Design mult16_top, start of the top module:
module mult16_top (
  input         clk,
  input  [15:0] a,
  input  [15:0] b,
  output [31:0] p
);
  reg  [15:0] a_r, b_r;
  reg  [31:0] p_r;
  wire [31:0] o;
  multiplier_16bit u_mul (.a(a_r), .b(b_r), .o(o));
  always @(posedge clk) begin
    a_r <= a;
    b_r <= b;
    p_r <= o;
  end
  assign p = p_r;
endmodule
Size in the first run: ~670 cells after synthesis, ~0.0077 sq mm of cells after synthesis.
make LEC_CHECK=0 CAP_MARGIN=25 CELL_PAD_IN_SITES_DETAIL_PLACEMENT=2 CORE_ASPECT_RATIO=0.72 CORE_MARGIN=2 CORE_UTILIZATION=30 MAX_ROUTING_LAYER=met4 MIN_ROUTING_LAYER=met2 PLACE_DENSITY_LB_ADDON=0.26 SETUP_SLACK_MARGIN=4.38 SLEW_MARGIN=20 finish   # period 15.0 ns
run.sh (not shown) runs the stock make flow with config.mk's settings and CLKGATE_MAP_FILE=.
The starting point completed with no timing, DRC or antenna violations.
Then changed:
- CAP_MARGIN: 25 -> 20
- CELL_PAD_IN_SITES_DETAIL_PLACEMENT: 2 -> not set
- CORE_ASPECT_RATIO: 0.72 -> 0.5
- CORE_UTILIZATION: 30 -> 63
- MAX_ROUTING_LAYER: met4 -> not set
- MIN_ROUTING_LAYER: met2 -> not set
- PLACE_DENSITY_LB_ADDON: 0.26 -> not set
- SETUP_SLACK_MARGIN: 4.38 -> -1.43
- TNS_END_PERCENT: not set -> 10
The changed run went through all stages and came out clean.
Global-route usage is about the same.
Cell area decreases by a few percent.
Setup slack got worse by 1.5 ns.
Non-clock buffer count decreases by 11.
Then changed:
- CORE_UTILIZATION: 63 -> 40
- TNS_END_PERCENT: 10 -> not set
After rerunning:
- wire length is higher by about 3.4%
- critical path depth is unchanged
- register-to-register slack got worse by 0.03 ns
- sequential cell count does not change
- synthesized area stays the same
- maximum frequency is about the same
- core utilization is lower by 25 points
Then changed:
- ABC_AREA: not set -> 0
- CAP_MARGIN: 20 -> 5
- CORE_ASPECT_RATIO: 0.5 -> not set
- CORE_UTILIZATION: 40 -> 47
- CTS_CLUSTER_DIAMETER: not set -> 169
- CTS_CLUSTER_SIZE: not set -> 98
- PLACE_DENSITY: not set -> 0.42
- SETUP_SLACK_MARGIN: -1.43 -> not set
The changed run completed without violations.
Clock skew decreases by 0.0039 ns.
Worst setup slack improved by 0.011 ns.
Routed wire length decreases by 3.0%.
Global-route usage increases by 1.4 points.
Register-to-register slack hardly moves.
Synthesized cell count stays the same.
Then changed:
- ABC_AREA: 0 -> not set
- CAP_MARGIN: 5 -> 20
- CORE_UTILIZATION: 47 -> 40
- CTS_CLUSTER_DIAMETER: 169 -> not set
- CTS_CLUSTER_SIZE: 98 -> 100
- PLACE_DENSITY: 0.42 -> not set
- TNS_END_PERCENT: not set -> 20
First-iteration DRC count rises by 140%. Sequential cell count stays the same. Area after synthesis stays the same. Cell count rises by 4.6%. Via count falls by 1.2%. Design area rises by 0.35%. Wire length falls by 2.4%. Setup slack gets better by 0.020 ns. Non-clock buffer count falls by 1. Maximum frequency barely changes.
Then changed:
- CORE_ASPECT_RATIO: not set -> 0.85
- CTS_CLUSTER_SIZE: 100 -> not set
- GPL_TIMING_DRIVEN: not set -> 0
- TNS_END_PERCENT: 20 -> not set
Result: The new run produced a clean layout; maximum frequency hardly moves; synthesized cell count stays the same; worst setup slack improved by 0.016 ns.


mult16_top again, from the RTL that the note above started with.
Settings: LEC_CHECK=0, CAP_MARGIN=20, CELL_PAD_IN_SITES_GLOBAL_PLACEMENT=2, CORE_ASPECT_RATIO=0.94, CORE_MARGIN=2, CORE_UTILIZATION=58, CTS_CLUSTER_SIZE=70, GPL_ROUTABILITY_DRIVEN=0, GPL_TIMING_DRIVEN=1, MIN_ROUTING_LAYER=met1, PLACE_DENSITY_LB_ADDON=0.1, SETUP_SLACK_MARGIN=1.96, SLEW_MARGIN=40, TNS_END_PERCENT=65; clock period 17.0 ns.
Rerun with:
==> flow/config.mk (replaced) <==
export PLATFORM = sky130hd
export DESIGN_NAME = mult16_top
export DESIGN_NICKNAME = mult16_top
export VERILOG_FILES = /design/flow/design.v
export SDC_FILE = /design/flow/constraint.sdc
export NUM_CORES = 4
export LEC_CHECK = 0
export CAP_MARGIN = 20
export CORE_MARGIN = 2
export CORE_UTILIZATION = 66
export SLEW_MARGIN = 20
==> flow/constraint.sdc (replaced) <==
create_clock -name core_clock -period 12.2 [get_ports {clk}]
set_input_delay 2.4400 -clock core_clock [delete_from_list [all_inputs] [get_ports {clk}]]
set_output_delay 2.4400 -clock core_clock [all_outputs]
set_load 0.01 [all_outputs]
What happened: With this change the flow finished but failed the layout checks on setup timing; global-route usage increases by 1.7 points; via count rose by 2.4%; register-to-register slack degrades by 3.3 ns; design area rises by 3.3%; utilization climbs by 11 points; setup slack is worse by 3.3 ns; cell count barely changes; routed wire length rose by 2.1%.
Rerun with:
--- a/flow/config.mk
+++ b/flow/config.mk
@@ -9,3 +9,3 @@
 export CORE_MARGIN = 2
-export CORE_UTILIZATION = 66
+export CORE_UTILIZATION = 55
 export SLEW_MARGIN = 20
==> flow/constraint.sdc (replaced) <==
create_clock -name core_clock -period 14.2 [get_ports {clk}]
set_input_delay 2.8400 -clock core_clock [delete_from_list [all_inputs] [get_ports {clk}]]
set_output_delay 2.8400 -clock core_clock [all_outputs]
set_load 0.01 [all_outputs]
The new run went through all stages and came out clean; final area falls by 1.9%; worst setup slack gains 0.93 ns; critical path depth does not change; worst hold slack loses 0.20 ns; utilization falls by 14 points.
